## axi_to_apb_bridge
module axi_to_apb_bridge (
    input  logic        clk,
    input  logic        rst_n,
    input  logic [31:0] awaddr,
    input  logic        awvalid,
    output logic        awready,
    input  logic [31:0] wdata,
    input  logic        wvalid,
    output logic        wready,
    output logic        bvalid,
    input  logic        bready,
    output logic        PSEL,
    output logic        PENABLE,
    output logic        PWRITE,
    output logic [31:0] PADDR,
    output logic [31:0] PWDATA
);
    typedef enum logic [2:0] {IDLE, SETUP, ACCESS, WAIT_DONE} state_t;
    state_t state;
    logic [31:0] addr_reg;
    int burst_cnt;
    localparam int burst_len = 4;
    always_ff @(posedge clk or negedge rst_n) begin
        if (!rst_n) begin
            state     <= IDLE;
            awready   <= 0;
            wready    <= 0;
            bvalid    <= 0;
            PSEL      <= 0;
            PENABLE   <= 0;
            PWRITE    <= 0;
            PADDR     <= 0;
            PWDATA    <= 0;
            addr_reg  <= 0;
            burst_cnt <= 0;
        end else begin
            case (state)
                IDLE: begin
                    if (awvalid) begin
                        awready <= 1;
                    end
                    if (awvalid && awready) begin
                        addr_reg  <= awaddr;
                        burst_cnt <= 0;
                        awready   <= 0;
                        state     <= SETUP;
                    end
                end
                SETUP: begin
                    if (wvalid) begin
                        wready  <= 1;
                        PADDR   <= addr_reg;
                        PWDATA  <= wdata;
                        PWRITE  <= 1;
                        PSEL    <= 1;
                        state   <= ACCESS;
  ...
Size in the first run: roughly 1000 cells after synthesis, about 140 flip-flops, about 140 I/O pins, about 7200 sq um of cells after synthesis.
==> flow/config.mk <==
export PLATFORM = sky130hd
export DESIGN_NAME = axi_to_apb_bridge
export DESIGN_NICKNAME = axi_to_apb_bridge
export VERILOG_FILES = /design/flow/design.v
export SDC_FILE = /design/flow/constraint.sdc
export NUM_CORES = 4
export LEC_CHECK = 0
export ABC_AREA = 1
export CAP_MARGIN = 20
export CELL_PAD_IN_SITES_DETAIL_PLACEMENT = 1
export CELL_PAD_IN_SITES_GLOBAL_PLACEMENT = 1
export CORE_ASPECT_RATIO = 0.55
export CORE_MARGIN = 5
export CORE_UTILIZATION = 52
export CTS_CLUSTER_DIAMETER = 226
export GPL_ROUTABILITY_DRIVEN = 0
export GPL_TIMING_DRIVEN = 0
export MIN_ROUTING_LAYER = met2
export PLACE_DENSITY = 0.88
export SETUP_SLACK_MARGIN = -0.18
export SLEW_MARGIN = 20
export TNS_END_PERCENT = 50
==> flow/constraint.sdc <==
create_clock -name core_clock -period 2.43 [get_ports {clk}]
set_input_delay 0.4860 -clock core_clock [delete_from_list [all_inputs] [get_ports {clk}]]
set_output_delay 0.4860 -clock core_clock [all_outputs]
set_load 0.01 [all_outputs]
run.sh (not shown) runs the stock make flow with config.mk's settings and CLKGATE_MAP_FILE=.
The first run did not get past clock tree synthesis (4_1_cts) (DPL-0033).
Then changed:
Settings changed: ABC_AREA 1 to unset, CELL_PAD_IN_SITES_DETAIL_PLACEMENT 1 to unset, CELL_PAD_IN_SITES_GLOBAL_PLACEMENT 1 to unset, CORE_ASPECT_RATIO 0.55 to unset, CORE_MARGIN 5 to 2, CORE_UTILIZATION 52 to 72, CTS_CLUSTER_DIAMETER 226 to unset, GPL_ROUTABILITY_DRIVEN 0 to unset, GPL_TIMING_DRIVEN 0 to unset, MIN_ROUTING_LAYER met2 to unset, PLACE_DENSITY 0.88 to unset, PLACE_DENSITY_LB_ADDON set to 0.01, SETUP_SLACK_MARGIN -0.18 to unset, TNS_END_PERCENT 50 to unset.
Clock period 2.43 ns to 0.917 ns, I/O delays scaled along.
The new run never finished: it broke off in detailed placement (3_5_place_dp).
Die size fell by 38%.
Area after synthesis fell by 5.7%.
Synthesized cell count fell by 37%.
Then changed:
Settings changed: CORE_UTILIZATION 72 to 58, PLACE_DENSITY_LB_ADDON 0.01 to unset.
Clock period 0.917 ns to 2.18 ns, I/O delays scaled along.
Outcome: The new run finished with timing, DRC and antenna clean; die size came out higher by about 23%; area after synthesis stays the same; synthesized cell count is unchanged.
Then changed:
Settings changed: CORE_UTILIZATION 58 to 32.
Clock period 2.18 ns to 7.07 ns, I/O delays scaled along.
Area after synthesis does not change.
Via count went down by 3.7%.
Setup slack gains 3.1 ns.
Non-clock buffer count went down by 33.
Design area went down by 1.5%.

---

Starting RTL as in the previous note.
Settings: LEC_CHECK=0, CAP_MARGIN=0, CELL_PAD_IN_SITES_GLOBAL_PLACEMENT=2, CORE_ASPECT_RATIO=0.5, CORE_MARGIN=2, CORE_UTILIZATION=49, CTS_CLUSTER_DIAMETER=288, CTS_CLUSTER_SIZE=99, HOLD_SLACK_MARGIN=-0.1, PLACE_DENSITY=0.87, SETUP_SLACK_MARGIN=1.13, SLEW_MARGIN=20, TNS_END_PERCENT=15; clock period 5.0 ns.
Change:
Settings changed: CAP_MARGIN 0 to 20, CELL_PAD_IN_SITES_DETAIL_PLACEMENT set to 1, CELL_PAD_IN_SITES_GLOBAL_PLACEMENT 2 to unset, CORE_ASPECT_RATIO 0.5 to 1.43, CORE_UTILIZATION 49 to 36, CTS_CLUSTER_DIAMETER 288 to unset, CTS_CLUSTER_SIZE 99 to unset, GPL_TIMING_DRIVEN set to 0, HOLD_SLACK_MARGIN -0.1 to unset, PLACE_DENSITY 0.87 to unset, SETUP_SLACK_MARGIN 1.13 to 0.34, TNS_END_PERCENT 15 to unset.
What happened: Area after synthesis does not change. Wire length climbs by 17%. Register-to-register slack improves by 0.06 ns. Die size climbs by 34%. Clock power drops by about 9%.
Change:
Settings changed: CELL_PAD_IN_SITES_DETAIL_PLACEMENT 1 to unset, CELL_PAD_IN_SITES_GLOBAL_PLACEMENT set to 2, CORE_ASPECT_RATIO 1.43 to 0.5, CORE_UTILIZATION 36 to 40, CTS_CLUSTER_DIAMETER set to 288, CTS_CLUSTER_SIZE set to 99, GPL_TIMING_DRIVEN 0 to unset, HOLD_SLACK_MARGIN set to -0.1, PLACE_DENSITY set to 0.87, SETUP_SLACK_MARGIN 0.34 to 1.13, TNS_END_PERCENT set to 15.
After rerunning: The new run finished with timing, DRC and antenna clean; total power went down by 3.9%; utilization is higher by 5.1 points; die area drops by 9.5%; setup slack degrades by 0.20 ns; fmax drops by 6.5%; routed wire length falls by 15%; first-iteration DRC count came out higher by 51%; cell area shrinks by 2.3%.
Change:
Settings changed: CELL_PAD_IN_SITES_GLOBAL_PLACEMENT 2 to unset, CORE_ASPECT_RATIO 0.5 to unset, CORE_UTILIZATION 40 to 68, CTS_CLUSTER_DIAMETER 288 to unset, CTS_CLUSTER_SIZE 99 to unset, HOLD_SLACK_MARGIN -0.1 to unset, PLACE_DENSITY 0.87 to unset, SETUP_SLACK_MARGIN 1.13 to unset, TNS_END_PERCENT 15 to unset.
Clock period 5.0 ns to 3.26 ns, I/O delays scaled along.
Wire length climbs by about 40%.
Setup slack is worse by 1.3 ns.
Synthesized cell count does not change.
No activity file was given, so power comes from the tool's default toggle rates.
